job 101:
Design pcs_10g_top, start of the top module:
module pcs_10g_top #(
    parameter INIT_IDLE_DISPATCH = 1   
) (
    input  wire        clk,            
    input  wire        rst_n,          
    input  wire [63:0] xgmii_txd,      
    input  wire [7:0]  xgmii_txc,      
    output wire [63:0] xgmii_rxd,      
    output wire [7:0]  xgmii_rxc,      
    output wire [15:0] gth_txdata,     
    output wire [1:0]  gth_txheader,   
    output wire        gth_txdata_valid,
    input  wire [15:0] gth_rxdata,     
    input  wire [1:0]  gth_rxheader,   
    input  wire        gth_rxdata_valid,
    input  wire        gth_rxheader_valid,
    output wire        gth_txsequence_done,  
    input  wire        gth_rxgearboxslip,    
    output wire        block_lock,     
    output wire        hi_ber,         
    output wire        pcs_status,     
    output wire        rx_link_up,     
    output wire        tx_encode_err,  
    output wire        rx_decode_err,  
    output wire [15:0] ber_count,      
    output wire [7:0]  errored_blocks, 
    input  wire        status_read,    
    output wire        pcs_status_ll   
);
wire [65:0] enc_block;
wire        enc_valid;
wire        enc_error;
pcs_10g_enc_64b66b u_encoder (
    .clk            (clk),
    .rst_n          (rst_n),
    .xgmii_txd      (xgmii_txd),
    .xgmii_txc      (xgmii_txc),
    .tx_block        (enc_block),
    .tx_block_valid  (enc_valid),
    .encode_error    (enc_error)
);
assign tx_encode_err = enc_error;
wire [65:0] scr_block;
  ...
Size in the first run: ~4,300 cells after synthesis, roughly 750 flip-flops, about 220 I/O pins, about 40,000 um2 of cells after synthesis.
clock: 1.52 ns
lec_check: 0
cap_margin: 5
core_margin: 2
core_utilization: 68
cts_cluster_diameter: 351
cts_cluster_size: 42
hold_slack_margin: -0.1
slew_margin: 20
run.sh (not shown) runs the stock make flow with config.mk's settings and CLKGATE_MAP_FILE=.
The log for job 101 ends in global routing (5_1_grt) with error GRT-0232, so the run never completed.
### job 101 -> job 102
Settings: an added SETUP_SLACK_MARGIN of -0.21; a change of CAP_MARGIN from 5 to 10; a deleted CTS_CLUSTER_DIAMETER that had been 351; a change of CORE_UTILIZATION from 68 to 67; a change of CTS_CLUSTER_SIZE from 42 to 15; a change of HOLD_SLACK_MARGIN from -0.1 to 0.29; a change of the clock period (ns, I/O delays scaled along) from 1.52 to 2.3.
## What came out
- STATUS run=job 102 STAGES=ALL_DONE FINAL_CHECKS=FAILED CAUSE=negative setup slack
- Tool error GRT-0232 stopped job 101 during global routing (5_1_grt); no final results.
- When job 102 is measured against job 101, its global placement routability congestion turns out 0.0065 lower.
- Comparing instance area after placement for job 101 and job 102, the bigger number came from job 101.
- Job 101 → job 102: number of buffers created by CTS has increased; placement-stage worst setup slack has increased.

---

Setup of v36:
pcs_10g_top again, from the RTL that the note above started with.
Settings: LEC_CHECK=0, ABC_AREA=1, CAP_MARGIN=20, CORE_MARGIN=2, CORE_UTILIZATION=72, CTS_CLUSTER_SIZE=100, SLEW_MARGIN=20; clock period 6.04 ns.
Setup changes, v36 to v59
Settings: clearing ABC_AREA, which used to be 1; putting GPL_ROUTABILITY_DRIVEN at 0 where nothing was set; swapping 20 for 30 in CAP_MARGIN; swapping 72 for 40 in CORE_UTILIZATION; clearing CTS_CLUSTER_SIZE, which used to be 100; swapping 6.04 for 2.58 in the clock period (ns, I/O delays scaled along).
[summary]
- Nothing crashed in v59 and all stages finished; the problem is that the final layout failed, the offending checks being setup timing.
- Compared to v36, v59 shows a narrower setup margin.
- Number of distinct library cell variants in the gate-level netlist after synthesis was lower in the run labelled v36.
- Compared with v36, v59 shows a area of the core that is about 70% higher.
## Diff of input files: v41 against v59
Settings: GPL_ROUTABILITY_DRIVEN no longer set, was 0; ABC_AREA now 1, previously not set; CAP_MARGIN now 20, was 30; CTS_CLUSTER_SIZE now 100, previously not set; CORE_UTILIZATION now 59, was 40; the clock period (ns, I/O delays scaled along) now 3.62, was 2.58.
==> comparison <==
In v59 the implementation ran to completion but is not tape-out ready, as the final checks report setup timing.
v41 completed; timing, DRC and antenna clean
v41: number of combinational gates with multiple inputs higher than v59
Summary of the comparison: worst setup slack is higher in v41, relative to v59.
v41 against v59: non-clock buffer count lost 321; post-layout total power decreased by 27% relative to the old numbers; relative area change from synthesis to final layout went down.
v41: end-of-flow core utilization higher than v59
Compared with v59, v41 shows post-synth area from yosys stat that has gone up by a few percent.
In the reports for v59 and v41, the larger cell area after layout belongs to v59.
Delta(vertical die size, v41 - v59) < 0
Proportion of power drawn by combinational gates was higher in the run labelled v41.
Comparing v59 and v41, final antenna diode count is higher on v41.
Modified inputs, v53 compared to v41
Settings: setting TNS_END_PERCENT to 80 for the first time; changing CAP_MARGIN from 20 to 5; changing CTS_CLUSTER_SIZE from 100 to 70; setting PLACE_DENSITY to 0.6 for the first time; removing ABC_AREA (formerly 1); changing CORE_UTILIZATION from 59 to 66; setting GPL_TIMING_DRIVEN to 1 for the first time; setting MAX_ROUTING_LAYER to met5 for the first time; changing the clock period (ns, I/O delays scaled along) from 3.62 to 2.42.
==> comparison <==
In v53 the implementation completed, yet the final layout does not meet the checks, the culprit being setup timing. The higher number of antenna violations at the first check in global routing of v41 and v53 is in v41. v41 → v53: total routed wire length on the met1 layer has decreased, instance count of the mapped netlist has decreased. The worst setup slack after layout reported for v53 is smaller than that of v41 by 0.63 ns. Of v41 and v53, the run reporting the higher non-clock buffering overhead in the final layout was v53. Row switching power: v53 higher / v41 lower. Share of synthesized cell area in full adder, half adder and majority cells: v53 vs v41, no meaningful difference.

---

Starting RTL as in the previous note.
// pcs_10g_top
module pcs_10g_top #(
    parameter INIT_IDLE_DISPATCH = 1   
) (
    input  wire        clk,            
    input  wire        rst_n,          
    input  wire [63:0] xgmii_txd,      
    input  wire [7:0]  xgmii_txc,      
    output wire [63:0] xgmii_rxd,      
    output wire [7:0]  xgmii_rxc,      
    output wire [15:0] gth_txdata,     
    output wire [1:0]  gth_txheader,   
    output wire        gth_txdata_valid,
    input  wire [15:0] gth_rxdata,     
    input  wire [1:0]  gth_rxheader,   
    input  wire        gth_rxdata_valid,
    input  wire        gth_rxheader_valid,
    output wire        gth_txsequence_done,  
    input  wire        gth_rxgearboxslip,    
    output wire        block_lock,     
    output wire        hi_ber,         
    output wire        pcs_status,     
    output wire        rx_link_up,     
    output wire        tx_encode_err,  
    output wire        rx_decode_err,  
    output wire [15:0] ber_count,      
    output wire [7:0]  errored_blocks, 
    input  wire        status_read,    
    output wire        pcs_status_ll   
);
export LEC_CHECK = 0
export CAP_MARGIN = 20
export CELL_PAD_IN_SITES_GLOBAL_PLACEMENT = 1
export CORE_MARGIN = 2
export CORE_UTILIZATION = 70
export CTS_CLUSTER_SIZE = 43
export GPL_TIMING_DRIVEN = 1
export HOLD_SLACK_MARGIN = 0.27
export MAX_ROUTING_LAYER = met5
export PLACE_DENSITY_LB_ADDON = 0.11
export SETUP_SLACK_MARGIN = 0.12
export SLEW_MARGIN = 0
export TNS_END_PERCENT = 5
create_clock -name core_clock -period 2.99 [get_ports {clk}]
The starting point stopped in global placement without I/O (3_1_place_gp_skip_io) (FLW-0024).
==> next run, changes <==
CAP_MARGIN = 5   (was 20)
CORE_ASPECT_RATIO = 0.71   (was not set)
CORE_MARGIN = 10   (was 2)
CTS_CLUSTER_DIAMETER = 70   (was not set)
CTS_CLUSTER_SIZE = 38   (was 43)
GPL_TIMING_DRIVEN = 0   (was 1)
SETUP_SLACK_MARGIN = not set   (was 0.12)
clock period = 2.68 ns   (was 2.99 ns; I/O delays follow)
=> The new run never finished: it broke off in global placement without I/O (3_1_place_gp_skip_io) (FLW-0024). Die size rose by 14%. Synthesized cell count is unchanged. Synthesized area stays the same.
==> next run, changes <==
CAP_MARGIN = 20   (was 5)
CELL_PAD_IN_SITES_GLOBAL_PLACEMENT = not set   (was 1)
CORE_ASPECT_RATIO = not set   (was 0.71)
CORE_MARGIN = 2   (was 10)
CORE_UTILIZATION = 40   (was 70)
CTS_CLUSTER_DIAMETER = not set   (was 70)
CTS_CLUSTER_SIZE = not set   (was 38)
GPL_TIMING_DRIVEN = not set   (was 0)
HOLD_SLACK_MARGIN = not set   (was 0.27)
MAX_ROUTING_LAYER = not set   (was met5)
PLACE_DENSITY_LB_ADDON = not set   (was 0.11)
SLEW_MARGIN = 20   (was 0)
TNS_END_PERCENT = not set   (was 5)
clock period = 4.13 ns   (was 2.68 ns; I/O delays follow)
With this change the flow finished with timing, DRC and antenna clean.
Die area climbs by well over a third.
Area after synthesis is unchanged.
Synthesized cell count does not change.
==> next run, changes <==
CORE_UTILIZATION = 70   (was 40)
CTS_CLUSTER_SIZE = 22   (was not set)
SETUP_SLACK_MARGIN = 0.58   (was not set)
clock period = 2.3 ns   (was 4.13 ns; I/O delays follow)
With this change the flow ended with an error in global routing (5_1_grt) (GRT-0232).
Synthesized area does not change.
Die size came out lower by about 40%.
Synthesized cell count stays the same.
==> next run, changes <==
CORE_UTILIZATION = 67   (was 70)
CTS_CLUSTER_SIZE = not set   (was 22)
SETUP_SLACK_MARGIN = -0.21   (was 0.58)
This time the run finished but fails on setup timing.
Die size climbs by 4.4%.
Synthesized area stays the same.
Synthesized cell count does not change.
==> next run, changes <==
CORE_UTILIZATION = 32   (was 67)
SETUP_SLACK_MARGIN = not set   (was -0.21)
clock period = 7.31 ns   (was 2.3 ns; I/O delays follow)
Effect:
- The changed run finished clean
- die area increases by 110%
- flip-flop count is unchanged
- hold slack is better by 0.15 ns
- power fell by 70%
- synthesized area is unchanged
- wire length went down by 6.8%
- register-to-register slack is better by 1.4 ns
- fmax shrinks by 58%
- final cell count came out higher by 7.3%
- via count drops by 13%
- cell area drops by 6.2%

---

Starting RTL as in the previous note.
==> flow/config.mk <==
export PLATFORM = sky130hd
export DESIGN_NAME = pcs_10g_top
export DESIGN_NICKNAME = pcs_10g_top
export VERILOG_FILES = /design/flow/design.v
export SDC_FILE = /design/flow/constraint.sdc
export NUM_CORES = 4
export LEC_CHECK = 0
export ABC_AREA = 1
export CAP_MARGIN = 30
export CORE_MARGIN = 2
export CORE_UTILIZATION = 40
export CTS_CLUSTER_DIAMETER = 37
export GPL_ROUTABILITY_DRIVEN = 0
export GPL_TIMING_DRIVEN = 0
export HOLD_SLACK_MARGIN = 0.18
export PLACE_DENSITY_LB_ADDON = 0.1
export SLEW_MARGIN = 30
==> flow/constraint.sdc <==
create_clock -name core_clock -period 2.58 [get_ports {clk}]
set_input_delay 0.5160 -clock core_clock [delete_from_list [all_inputs] [get_ports {clk}]]
set_output_delay 0.5160 -clock core_clock [all_outputs]
set_load 0.01 [all_outputs]
The starting point completed and failed the layout checks on setup timing.
==> next run, changes <==
ABC_AREA = unset   (was 1)
CAP_MARGIN = 20   (was 30)
CORE_UTILIZATION = 59   (was 40)
CTS_CLUSTER_DIAMETER = unset   (was 37)
GPL_ROUTABILITY_DRIVEN = unset   (was 0)
GPL_TIMING_DRIVEN = unset   (was 0)
HOLD_SLACK_MARGIN = unset   (was 0.18)
PLACE_DENSITY_LB_ADDON = unset   (was 0.1)
SETUP_SLACK_MARGIN = 0.69   (was unset)
SLEW_MARGIN = 20   (was 30)
clock period = 3.4 ns   (was 2.58 ns; I/O delays follow)
- This time the run completed with no timing, DRC or antenna violations
- non-clock buffer count is lower by 50
- core utilization rises by 22 points
- combinational power falls by well over a third
- cell count went down by a quarter to a third
- sequential cell count does not change
- sequential share of layout area rises by 3.6 points
- via count fell by about a fifth
- total power is lower by well over a third
- first-iteration DRC count went down by a quarter to a third
- register-to-register slack improved by 0.79 ns
==> next run, changes <==
CORE_UTILIZATION = 66   (was 59)
CTS_CLUSTER_SIZE = 42   (was unset)
SETUP_SLACK_MARGIN = unset   (was 0.69)
clock period = 1.65 ns   (was 3.4 ns; I/O delays follow)
The new run aborted during global routing (5_1_grt); synthesized area does not change; die size decreases by roughly a tenth; synthesized cell count does not change.

---

== before ==
pcs_10g_top again, from the RTL that the note above started with.
Settings: LEC_CHECK=0, CAP_MARGIN=5, CELL_PAD_IN_SITES_GLOBAL_PLACEMENT=1, CORE_MARGIN=10, CORE_UTILIZATION=70, CTS_CLUSTER_SIZE=38, GPL_TIMING_DRIVEN=0, HOLD_SLACK_MARGIN=0.27, MAX_ROUTING_LAYER=met5, PLACE_DENSITY_LB_ADDON=0.11, SLEW_MARGIN=0, TNS_END_PERCENT=5; clock period 2.99 ns.
before is listed as incomplete: the tool reported an error in global placement without I/O and the run ended there.
The following lists how after was set up differently from before:
==> flow/config.mk <==
export PLATFORM = sky130hd
export DESIGN_NAME = pcs_10g_top
export DESIGN_NICKNAME = pcs_10g_top
export VERILOG_FILES = /design/flow/design.v
export SDC_FILE = /design/flow/constraint.sdc
export NUM_CORES = 4
export LEC_CHECK = 0
export CAP_MARGIN = 20
export CORE_MARGIN = 2
export CORE_UTILIZATION = 40
export SLEW_MARGIN = 20
==> flow/constraint.sdc <==
create_clock -name core_clock -period 5.0 [get_ports {clk}]
set_input_delay 1.0000 -clock core_clock [delete_from_list [all_inputs] [get_ports {clk}]]
set_output_delay 1.0000 -clock core_clock [all_outputs]
set_load 0.01 [all_outputs]
--- outcome ---
Every stage of the flow completed for after, and the final layout passed the timing, design-rule and antenna checks.
Average footprint of a synthesized cell: before vs after identical
Against before as the reference, after delivers a higher cell row count.
Diff before -> after | height of the die | up by more than 10%
after and before ended up with roughly the same number of distinct standard cells referenced by the synthesized netlist.
Summary of after over before: arithmetic-cell share of the synthesized area counting full adders, half adders and majority gates flat; die size up about 50%.

---

Starting RTL as in the previous note.
Settings: LEC_CHECK=0, ABC_AREA=0, CAP_MARGIN=15, CELL_PAD_IN_SITES_DETAIL_PLACEMENT=2, CELL_PAD_IN_SITES_GLOBAL_PLACEMENT=2, CORE_MARGIN=2, CORE_UTILIZATION=46, CTS_CLUSTER_SIZE=53, GPL_TIMING_DRIVEN=1, PLACE_DENSITY_LB_ADDON=0.07, SETUP_SLACK_MARGIN=0.25, SLEW_MARGIN=25; clock period 2.62 ns.
The baseline failed in clock tree synthesis on DPL-0033.
==> next run, changes <==
==> flow/config.mk (replaced) <==
export PLATFORM = sky130hd
export DESIGN_NAME = pcs_10g_top
export DESIGN_NICKNAME = pcs_10g_top
export VERILOG_FILES = /design/flow/design.v
export SDC_FILE = /design/flow/constraint.sdc
export NUM_CORES = 4
export LEC_CHECK = 0
export ABC_AREA = 1
export CAP_MARGIN = 30
export CORE_MARGIN = 2
export CORE_UTILIZATION = 40
export GPL_ROUTABILITY_DRIVEN = 0
export PLACE_DENSITY_LB_ADDON = 0.1
export SLEW_MARGIN = 30
==> flow/constraint.sdc (replaced) <==
create_clock -name core_clock -period 2.58 [get_ports {clk}]
set_input_delay 0.5160 -clock core_clock [delete_from_list [all_inputs] [get_ports {clk}]]
set_output_delay 0.5160 -clock core_clock [all_outputs]
set_load 0.01 [all_outputs]
Outcome: The new run finished with timing, DRC and antenna clean. Synthesized cell count grows by 31%. Area after synthesis went up by 6.9%. Die area rose by 23%.

---

## ember
pcs_10g_top again, from the RTL that the note above started with.
// pcs_10g_top
module pcs_10g_top #(
    parameter INIT_IDLE_DISPATCH = 1   
) (
    input  wire        clk,            
    input  wire        rst_n,          
    input  wire [63:0] xgmii_txd,      
    input  wire [7:0]  xgmii_txc,      
    output wire [63:0] xgmii_rxd,      
    output wire [7:0]  xgmii_rxc,      
    output wire [15:0] gth_txdata,     
    output wire [1:0]  gth_txheader,   
    output wire        gth_txdata_valid,
    input  wire [15:0] gth_rxdata,     
    input  wire [1:0]  gth_rxheader,   
    input  wire        gth_rxdata_valid,
    input  wire        gth_rxheader_valid,
    output wire        gth_txsequence_done,  
    input  wire        gth_rxgearboxslip,    
    output wire        block_lock,     
    output wire        hi_ber,         
    output wire        pcs_status,     
    output wire        rx_link_up,     
    output wire        tx_encode_err,  
    output wire        rx_decode_err,  
    output wire [15:0] ber_count,      
    output wire [7:0]  errored_blocks, 
    input  wire        status_read,    
    output wire        pcs_status_ll   
);
wire [65:0] enc_block;
wire        enc_valid;
wire        enc_error;
pcs_10g_enc_64b66b u_encoder (
    .clk            (clk),
    .rst_n          (rst_n),
    .xgmii_txd      (xgmii_txd),
    .xgmii_txc      (xgmii_txc),
    .tx_block        (enc_block),
    .tx_block_valid  (enc_valid),
    .encode_error    (enc_error)
);
assign tx_encode_err = enc_error;
wire [65:0] scr_block;
wire        scr_valid;
pcs_10g_scrambler u_scrambler (
    .clk              (clk),
    .rst_n            (rst_n),
    .tx_block_in       (enc_block),
    .tx_block_valid    (enc_valid),
    .tx_block_out      (scr_block),
    .tx_block_out_valid(scr_valid)
);
pcs_10g_tx_gearbox u_tx_gearbox (
    .clk              (clk),
    .rst_n            (rst_n),
    .tx_block          (scr_block),
    .tx_block_valid    (scr_valid),
    .tx_data           (gth_txdata),
    .tx_header         (gth_txheader),
    .tx_data_valid     (gth_txdata_valid),
    .tx_ready          (),
  ...
Settings: LEC_CHECK=0, ABC_AREA=1, CAP_MARGIN=20, CORE_MARGIN=2, CORE_UTILIZATION=71, CTS_CLUSTER_DIAMETER=240, CTS_CLUSTER_SIZE=70, GPL_TIMING_DRIVEN=1, HOLD_SLACK_MARGIN=0.27, MAX_ROUTING_LAYER=met5, PLACE_DENSITY_LB_ADDON=0.11, SETUP_SLACK_MARGIN=0.39, SLEW_MARGIN=20, TNS_END_PERCENT=80; clock period 1.98 ns.
ember did not finish; the tool stopped in global routing (5_1_grt) with error GRT-0116.
Here is what was changed in the inputs of sierra compared with ember.
# ember
export LEC_CHECK = 0
export ABC_AREA = 1
export CAP_MARGIN = 20
export CORE_MARGIN = 2
export CORE_UTILIZATION = 71
export CTS_CLUSTER_DIAMETER = 240
export CTS_CLUSTER_SIZE = 70
export GPL_TIMING_DRIVEN = 1
export HOLD_SLACK_MARGIN = 0.27
export MAX_ROUTING_LAYER = met5
export PLACE_DENSITY_LB_ADDON = 0.11
export SETUP_SLACK_MARGIN = 0.39
export SLEW_MARGIN = 20
export TNS_END_PERCENT = 80
create_clock -name core_clock -period 1.98 [get_ports {clk}]
# sierra
export LEC_CHECK = 0
export CAP_MARGIN = 10
export CORE_MARGIN = 2
export CORE_UTILIZATION = 72
export CTS_CLUSTER_SIZE = 15
export SETUP_SLACK_MARGIN = -0.21
export SLEW_MARGIN = 20
create_clock -name core_clock -period 2.3 [get_ports {clk}]
--- outcome ---
The runs compared here, sierra and ember, all ended either early or with open violations. Run status, sierra: aborted in global routing (5_1_grt), error ODB-0269. From ember to sierra the numbers moved as follows: number of buffers between clock root and the deepest sink about even, post-synthesis cell count decreased by 24% relative to the old numbers, aoi/oai-family share of the synthesized area moved up, area fraction in and, or, nand and nor cells after synthesis lost 8.5 points, chip area saw a decrease. In the reports for sierra and ember, the smaller floorplan-stage core utilization belongs to ember. sierra vs ember, chip area from the yosys synthesis statistics went down by about 6.4%. Across both runs, floorplan core area was lower for sierra than for ember. There was hardly any difference in area fraction in full adders, half adders and majority gates between sierra and ember. Compared with ember, sierra shows a xor and xnor fraction of the mapped netlist area that is 2.1 points higher.
Power and IR drop assume default switching activity.
